## build 54
==> flow/design.v (excerpt) <==
module MBF(CLK, RESET, IN_VALID, IN_DATA, X_DATA, Y_DATA, OUT_VALID);
input   CLK;
input   RESET;
input   IN_VALID;
input       [12:0]  IN_DATA;
output  reg [12:0]  X_DATA;
output  reg [12:0]  Y_DATA;
output  reg         OUT_VALID;
reg [5:0] data_cnt;
reg [12:0] s[0:10];
reg [12:0] in_data;
reg [33:0] y_h[0:11];
reg [33:0] y_l[0:11];
wire [17:0] H0, H1, H2, H3, H4, H5, H6, H7, H8, H9, H10, H11;
wire [17:0] L0, L1, L2, L3, L4, L5, L6, L7, L8, L9, L10, L11;
assign H0 = 18'd110592;
assign H1 = 18'd77824;
assign H2 = 18'd20480;
assign H3 = 18'd36864;
assign H4 = 18'd86016;
assign H5 = 18'd69632;
assign H6 = 18'd65536;
assign H7 = 18'd77824;
assign H8 = 18'd45056;
assign H9 = 18'd49152;
assign H10 = 18'd65536;
assign H11 = 18'd126976;
assign L0 = 18'd57344;
assign L1 = 18'd16384;
assign L2 = 18'd12288;
assign L3 = 18'd4096;
assign L4 = 18'd65536;
assign L5 = 18'd57344;
assign L6 = 18'd114688;
assign L7 = 18'd65536;
assign L8 = 18'd126976;
assign L9 = 18'd114688;
assign L10 = 18'd126976;
assign L11 = 18'd69632;
always@(posedge RESET or posedge CLK)
begin
    if (RESET) begin
        in_data <= 13'b0;
        s[0] <= 13'b0;
		s[1] <= 13'b0;
		s[2] <= 13'b0;
		s[3] <= 13'b0;
		s[4] <= 13'b0;
		s[5] <= 13'b0;	
		s[6] <= 13'b0;
		s[7] <= 13'b0;
		s[8] <= 13'b0;
		s[9] <= 13'b0;
		s[10] <= 13'b0;
 		y_h[0] <= 34'b0;
		y_h[1] <= 34'b0;
		y_h[2] <= 34'b0;
		y_h[3] <= 34'b0;
		y_h[4] <= 34'b0;
		y_h[5] <= 34'b0;	
		y_h[6] <= 34'b0;
		y_h[7] <= 34'b0;
		y_h[8] <= 34'b0;
		y_h[9] <= 34'b0;
		y_h[10] <= 34'b0;
		y_h[11] <= 34'b0;
		y_l[0] <= 34'b0;
		y_l[1] <= 34'b0;
		y_l[2] <= 34'b0;
		y_l[3] <= 34'b0;
		y_l[4] <= 34'b0;
		y_l[5] <= 34'b0;	
		y_l[6] <= 34'b0;
		y_l[7] <= 34'b0;
		y_l[8] <= 34'b0;
		y_l[9] <= 34'b0;
		y_l[10] <= 34'b0;
		y_l[11] <= 34'b0;
    end else begin
        in_data <= (IN_VALID) ? IN_DATA : 13'b0;
		s[0] <= in_data;
		s[1] <= s[0];
		s[2] <= s[1];
		s[3] <= s[2];
		s[4] <= s[3];
		s[5] <= s[4];
		s[6] <= s[5];
		s[7] <= s[6];
		s[8] <= s[7];
		s[9] <= s[8];
		s[10] <= s[9];
		y_h[0] <= H0 * in_data;
  ...
For scale: ~3,700 cells after synthesis, ~490 flip-flops, roughly 43 I/O pins, roughly 39,000 um^2 of cells after synthesis.
make LEC_CHECK=0 ABC_AREA=1 CAP_MARGIN=20 CORE_MARGIN=2 CORE_UTILIZATION=72 CTS_CLUSTER_SIZE=79 PLACE_DENSITY_LB_ADDON=0.04 SETUP_SLACK_MARGIN=-0.37 SLEW_MARGIN=20 finish   # period 3.86 ns
run.sh (not shown) runs the stock make flow with config.mk's settings and CLKGATE_MAP_FILE=.
Build 54 finished all stages; layout check result: FAIL, due to negative setup slack.
For build 55, these inputs were changed with respect to build 54:
# build 54
export LEC_CHECK = 0
export ABC_AREA = 1
export CAP_MARGIN = 20
export CORE_MARGIN = 2
export CORE_UTILIZATION = 72
export CTS_CLUSTER_SIZE = 79
export PLACE_DENSITY_LB_ADDON = 0.04
export SETUP_SLACK_MARGIN = -0.37
export SLEW_MARGIN = 20
create_clock -name core_clock -period 3.86 [get_ports {CLK}]
# build 55
export LEC_CHECK = 0
export ABC_AREA = 1
export CAP_MARGIN = 20
export CORE_MARGIN = 2
export CORE_UTILIZATION = 72
export CTS_CLUSTER_SIZE = 10
export SETUP_SLACK_MARGIN = 1.07
export SLEW_MARGIN = 20
export TNS_END_PERCENT = 5
create_clock -name core_clock -period 3.73 [get_ports {CLK}]
--- outcome ---
Diff build 54 -> build 55 | maximum cell stage delay along the critical path | increase of 0.06 ns. Across both runs, number of antenna repair diodes was higher for build 55 than for build 54. Fill cell instance count of the final layout on build 55 is down relative to build 54. Every stage of build 55 finished as expected; the final checks, on the other hand, flagged max-capacitance violations, negative setup slack, which means the layout fails. Across both runs, area added between synthesis and finish was higher for build 55 than for build 54. Compared to build 54, the router laid down more metal wire for build 55.
### build 55 -> build 88
# build 55
export LEC_CHECK = 0
export ABC_AREA = 1
export CAP_MARGIN = 20
export CORE_MARGIN = 2
export CORE_UTILIZATION = 72
export CTS_CLUSTER_SIZE = 10
export SETUP_SLACK_MARGIN = 1.07
export SLEW_MARGIN = 20
export TNS_END_PERCENT = 5
create_clock -name core_clock -period 3.73 [get_ports {CLK}]
# build 88
export LEC_CHECK = 0
export ABC_AREA = 1
export CAP_MARGIN = 20
export CORE_MARGIN = 2
export CORE_UTILIZATION = 72
export CTS_CLUSTER_SIZE = 77
export PLACE_DENSITY_LB_ADDON = 0.04
export SETUP_SLACK_MARGIN = -0.21
export SLEW_MARGIN = 20
create_clock -name core_clock -period 3.77 [get_ports {CLK}]
==> results <==
Higher count of nets after finishing was reported by build 88, not build 55.
Compared to build 55, build 88 has remaining max-slew budget at the tightest pin 55 points higher.
Cmp build 88 vs build 55: register fraction of the total cell area higher in build 88
Build 88 against build 55: total placed cells including tap cells about even; routed wire length lost 53,000 um; final period utilization went down by 12 points.
Ran to the end and failed final checks on negative setup slack: build 88.
Summary: with build 55 as the reference, mean number of vias per cell in build 88 moved down by more than 10%.
Input changes introduced in build 24 (baseline for comparison: build 88):
# build 88
export LEC_CHECK = 0
export ABC_AREA = 1
export CAP_MARGIN = 20
export CORE_MARGIN = 2
export CORE_UTILIZATION = 72
export CTS_CLUSTER_SIZE = 77
export PLACE_DENSITY_LB_ADDON = 0.04
export SETUP_SLACK_MARGIN = -0.21
export SLEW_MARGIN = 20
create_clock -name core_clock -period 3.77 [get_ports {CLK}]
# build 24
export LEC_CHECK = 0
export CAP_MARGIN = 20
export CORE_MARGIN = 2
export CORE_UTILIZATION = 72
export SLEW_MARGIN = 20
create_clock -name core_clock -period 5.74 [get_ports {CLK}]
Results
Compared with build 88, in build 24 synthesized cell count dropped about 12%; floorplan core area went down by 1500 um^2; fraction of the core area occupied by cells at floorplan shrank by 0.31 points. The count of endpoints failing setup in the final report of build 24 falls short of that of build 88 by 28. Of build 88 and build 24, build 88 shows the lower sequential share of cell area, with build 24 above it. Against build 88, clock skew in build 24 came out better. No crash in build 24: every stage finished, but the layout fails its final checks due to negative setup slack. Worst hold slack up 0.0031 ns in build 24 wrt build 88.
